==> job 1115: inputs <==
## main
module main(clk, rst, mem_rdata, mem_addr, mem_wdata, mem_we);
==> flow/config.mk <==
export PLATFORM = sky130hd
export DESIGN_NAME = main
export DESIGN_NICKNAME = main
export VERILOG_FILES = /design/flow/design.v
export SDC_FILE = /design/flow/constraint.sdc
export NUM_CORES = 4
export LEC_CHECK = 0
export CAP_MARGIN = 0
export CELL_PAD_IN_SITES_GLOBAL_PLACEMENT = 0
export CORE_MARGIN = 7
export CORE_UTILIZATION = 71
export CTS_CLUSTER_DIAMETER = 54
export CTS_CLUSTER_SIZE = 38
export MAX_ROUTING_LAYER = met5
export PLACE_DENSITY = 0.68
export SETUP_SLACK_MARGIN = 0.82
export SLEW_MARGIN = 20
export TNS_END_PERCENT = 85
==> flow/constraint.sdc <==
create_clock -name core_clock -period 4.69 [get_ports {clk}]
set_input_delay 0.9380 -clock core_clock [delete_from_list [all_inputs] [get_ports {clk}]]
set_output_delay 0.9380 -clock core_clock [all_outputs]
set_load 0.01 [all_outputs]
run.sh (not shown) runs the stock make flow with config.mk's settings and CLKGATE_MAP_FILE=.
==> inputs of job 3220, as changes to job 1115 <==
==> flow/config.mk (replaced) <==
export PLATFORM = sky130hd
export DESIGN_NAME = main
export DESIGN_NICKNAME = main
export VERILOG_FILES = /design/flow/design.v
export SDC_FILE = /design/flow/constraint.sdc
export NUM_CORES = 4
export LEC_CHECK = 0
export ABC_AREA = 1
export CAP_MARGIN = 20
export CORE_MARGIN = 2
export CORE_UTILIZATION = 40
export SETUP_SLACK_MARGIN = 1.48
export SLEW_MARGIN = 20
==> flow/constraint.sdc (replaced) <==
create_clock -name core_clock -period 5.5 [get_ports {clk}]
set_input_delay 1.1000 -clock core_clock [delete_from_list [all_inputs] [get_ports {clk}]]
set_output_delay 1.1000 -clock core_clock [all_outputs]
set_load 0.01 [all_outputs]
==> impl_metrics.yaml <==
# implementation run metrics
synthesis:
  synth_cells: 1192
run_status:
  tool.error: "[ERROR GRT-0116] Global routing finished with congestion. Check the congestion regions in the DRC Viewer."
  status: "stopped before the end"
  lastStage: "global routing"
The numbers above come from job 1115.

==> impl_metrics.yaml <==
# generated from flow reports
pwr:
  power_density_nw_per_um2: 292
  peakVddDrop_mv: 0.228
min_path:
  hp-start: "CTRL.current_state[3]"
run_status:
  status: "timing/DRC/antenna clean"
The numbers above come from job 3220.


==> v23: inputs <==
Starting RTL as in the previous note.
==> flow/design.v (excerpt) <==
module main(clk, rst, mem_rdata, mem_addr, mem_wdata, mem_we);
Settings: LEC_CHECK=0, CAP_MARGIN=20, CORE_MARGIN=2, CORE_UTILIZATION=72, CTS_CLUSTER_SIZE=51, PLACE_DENSITY=0.65, SLEW_MARGIN=20, TNS_END_PERCENT=45; clock period 3.78 ns.
==> v18 (differences from v23) <==
Settings changed: ABC_AREA set to 0, CORE_UTILIZATION 72 to 68, CTS_CLUSTER_DIAMETER set to 204, CTS_CLUSTER_SIZE 51 to 39, PLACE_DENSITY 0.65 to unset, SETUP_SLACK_MARGIN set to 1.33, TNS_END_PERCENT 45 to unset.
==> flow/constraint.sdc (replaced) <==
create_clock -name core_clock -period 4.75 [get_ports {clk}]
set_input_delay 0.9500 -clock core_clock [delete_from_list [all_inputs] [get_ports {clk}]]
set_output_delay 0.9500 -clock core_clock [all_outputs]
set_load 0.01 [all_outputs]
==> v12 (differences from v23) <==
Settings changed: CORE_UTILIZATION 72 to 58, CTS_CLUSTER_SIZE 51 to unset, PLACE_DENSITY 0.65 to unset, TNS_END_PERCENT 45 to unset.
==> flow/constraint.sdc (replaced) <==
create_clock -name core_clock -period 2.89 [get_ports {clk}]
set_input_delay 0.5780 -clock core_clock [delete_from_list [all_inputs] [get_ports {clk}]]
set_output_delay 0.5780 -clock core_clock [all_outputs]
set_load 0.01 [all_outputs]
==> qor summary <==
metric	v12	v18	v23
Run status	complete, but fails checks	aborted with a tool error	aborted with a tool error
Last stage reached	-	global routing (5_1_grt)	clock tree synthesis (4_1_cts)
Violated checks	negative setup slack	-	-
Estimated wirelength of the detail-placed design	27000 um	25400 um	28600 um
Die outline area	17200 um2	14800 um2	14000 um2
CTS H-tree lvls	4	4	-
Post-Place Setup Slack	-1.88 ns	-0.421 ns	-1.28 ns
Cells resized by post-CTS repair	88	71	-
Buffer count from post-CTS setup fixing	23	19	-
Core Rows	46	42	41
Hold buffers post-CTS	0	0	-
CTS sink count	137	137	-
Cell at the root of the clock tree	sky130_fd_sc_hd__clkbuf_16	sky130_fd_sc_hd__clkbuf_16	-
Total core area	15900 um2	13300 um2	12700 um2
Chip Height	131 um	122 um	118 um
Effective utilization at floorplan	59.2%	70.4%	74.2%
Cell area reported after detailed placement	12000 um2	10900 um2	11500 um2
Routability cong.	1.07	1.09	1.15
Die width	131 um	122 um	118 um

==> nickel <==
Starting RTL as in the previous note.
==> flow/design.v (excerpt) <==
module main(clk, rst, mem_rdata, mem_addr, mem_wdata, mem_we);
clock: 3.76 ns
lec_check: 0
cap_margin: 20
core_margin: 2
core_utilization: 64
setup_slack_margin: -0.27
slew_margin: 20
==> lagoon: changes against nickel <==
Settings changed: CAP_MARGIN 20 to 10, CORE_ASPECT_RATIO set to 0.85, CORE_UTILIZATION 64 to 72, CTS_CLUSTER_DIAMETER set to 88, HOLD_SLACK_MARGIN set to -0.04, PLACE_DENSITY set to 0.64, SETUP_SLACK_MARGIN -0.27 to not set.
==> flow/constraint.sdc (replaced) <==
create_clock -name core_clock -period 5.29 [get_ports {clk}]
set_input_delay 1.0580 -clock core_clock [delete_from_list [all_inputs] [get_ports {clk}]]
set_output_delay 1.0580 -clock core_clock [all_outputs]
set_load 0.01 [all_outputs]
==> yarrow: changes against nickel <==
Settings changed: ABC_AREA set to 0, CORE_ASPECT_RATIO set to 1.97, CORE_UTILIZATION 64 to 46, CTS_CLUSTER_DIAMETER set to 316, CTS_CLUSTER_SIZE set to 98, PLACE_DENSITY set to 0.38, SETUP_SLACK_MARGIN -0.27 to not set, TNS_END_PERCENT set to 10.
==> flow/constraint.sdc (replaced) <==
create_clock -name core_clock -period 5.5 [get_ports {clk}]
set_input_delay 1.1000 -clock core_clock [delete_from_list [all_inputs] [get_ports {clk}]]
set_output_delay 1.1000 -clock core_clock [all_outputs]
set_load 0.01 [all_outputs]
==> maple: changes against nickel <==
Settings changed: ABC_AREA set to 1, CORE_UTILIZATION 64 to 66, CTS_CLUSTER_SIZE set to 99, SETUP_SLACK_MARGIN -0.27 to not set.
==> flow/constraint.sdc (replaced) <==
create_clock -name core_clock -period 3.93 [get_ports {clk}]
set_input_delay 0.7860 -clock core_clock [delete_from_list [all_inputs] [get_ports {clk}]]
set_output_delay 0.7860 -clock core_clock [all_outputs]
set_load 0.01 [all_outputs]
==> results <==
	nickel	yarrow	maple	lagoon
Max-Cap Viols	-	0	-	0
Number of non-filler instances in the completed layout	-	1569	-	1441
Taps Inserted	-	262	-	160
Number of setup buffers added after CTS	15	3	68	4
Critical path class	-	flop to output pin	-	flop to output pin
Number of nets in the layout	-	1350	-	1321
Number of diodes added for antenna fixing	-	0	-	4
Wire length on met2	-	20.71 mm	-	14.77 mm
Synthesis area per yosys	9397 um2	9397 um2	9273 um2	9397 um2
Placement-stage worst setup slack	-1.313 ns	0.01912 ns	-0.6824 ns	-0.07903 ns
Vias/cell	-	6.342	-	7.919
Status	aborted with a tool error	timing/DRC/antenna clean	aborted with a tool error	complete, but fails checks
Failing step	global routing	-	global routing	-
Layout check failures	-	-	-	setup timing
Largest stage delay on the critical path	-	0.57 ns	-	0.62 ns
Dpl cells	1586	1532	1852	1393
Kind of end point of the critical path	-	output pin	-	output pin
Detailed-route via count	-	9951	-	11410

==> 04-13: inputs <==
Starting RTL as in the previous note.
make LEC_CHECK=0 CAP_MARGIN=0 CELL_PAD_IN_SITES_GLOBAL_PLACEMENT=0 CORE_MARGIN=2 CORE_UTILIZATION=72 CTS_CLUSTER_DIAMETER=96 HOLD_SLACK_MARGIN=-0.09 MAX_ROUTING_LAYER=met5 SETUP_SLACK_MARGIN=-0.37 SLEW_MARGIN=20 TNS_END_PERCENT=85 finish   # period 5.29 ns
==> 06-03: changes against 04-13 <==
==> flow/config.mk (replaced) <==
export PLATFORM = sky130hd
export DESIGN_NAME = main
export DESIGN_NICKNAME = main
export VERILOG_FILES = /design/flow/design.v
export SDC_FILE = /design/flow/constraint.sdc
export NUM_CORES = 4
export LEC_CHECK = 0
export ABC_AREA = 1
export CAP_MARGIN = 20
export CORE_MARGIN = 2
export CORE_UTILIZATION = 72
export SLEW_MARGIN = 20
==> flow/constraint.sdc (replaced) <==
create_clock -name core_clock -period 8.07 [get_ports {clk}]
set_input_delay 1.6140 -clock core_clock [delete_from_list [all_inputs] [get_ports {clk}]]
set_output_delay 1.6140 -clock core_clock [all_outputs]
set_load 0.01 [all_outputs]
==> 07-25: changes against 04-13 <==
==> flow/config.mk (replaced) <==
export PLATFORM = sky130hd
export DESIGN_NAME = main
export DESIGN_NICKNAME = main
export VERILOG_FILES = /design/flow/design.v
export SDC_FILE = /design/flow/constraint.sdc
export NUM_CORES = 4
export LEC_CHECK = 0
export ABC_AREA = 1
export CAP_MARGIN = 20
export CORE_MARGIN = 2
export CORE_UTILIZATION = 62
export SLEW_MARGIN = 20
==> flow/constraint.sdc (replaced) <==
create_clock -name core_clock -period 3.92 [get_ports {clk}]
set_input_delay 0.7840 -clock core_clock [delete_from_list [all_inputs] [get_ports {clk}]]
set_output_delay 0.7840 -clock core_clock [all_outputs]
set_load 0.01 [all_outputs]
==> results <==
item	06-03	04-13	07-25
Placeable Area	0.01262 sq mm	0.01267 sq mm	0.01459 sq mm
Met1 Usage GRT	54.15%	62.42%	52.30%
Endpoint required time on the critical path	6.46 ns	4.23 ns	4.28 ns
Clk network pwr share	37.2%	39.3%	32.5%
Combinational power	0.000609 W	0.000909 W	0.00187 W
Result of the run	complete, no violations	complete, but fails checks	complete, but fails checks
Violated checks	-	setup timing	setup timing
Die outline area	0.01380 sq mm	0.01398 sq mm	0.01595 sq mm
Critical R2R Capture	DUT.b2v_inst12.out[7]$_SDFFE_PP0P_	DUT.b2v_inst13.out[2]$_SDFFE_PP0P_	DUT.b2v_inst13.out[2]$_SDFFE_PP0P_
Top power group	the clock network	the clock network	combinational cells
P_int	0.001356 W	0.002254 W	0.003038 W
Simple-gate area share of the yosys netlist	35.57%	23.93%	35.57%
Worst-case setup slack after placement	1.286 ns	-0.08062 ns	-0.7888 ns
RSZ-0062 raised after global routing	no	yes	yes
Switching power total	0.0007974 W	0.001110 W	0.002004 W
Pin slew with the least headroom to its limit	1.133 ns	1.235 ns	1.153 ns
Critical path fanouts, max	25	4	7
Layout-stage area growth over the synthesis result	10.34%	17.78%	35.27%
Total routed wire length on the met1 layer	11430 um	12550 um	13720 um
Die extent in y	117.5 um	118.2 um	126.3 um
No activity file was given, so power comes from the tool's default toggle rates.
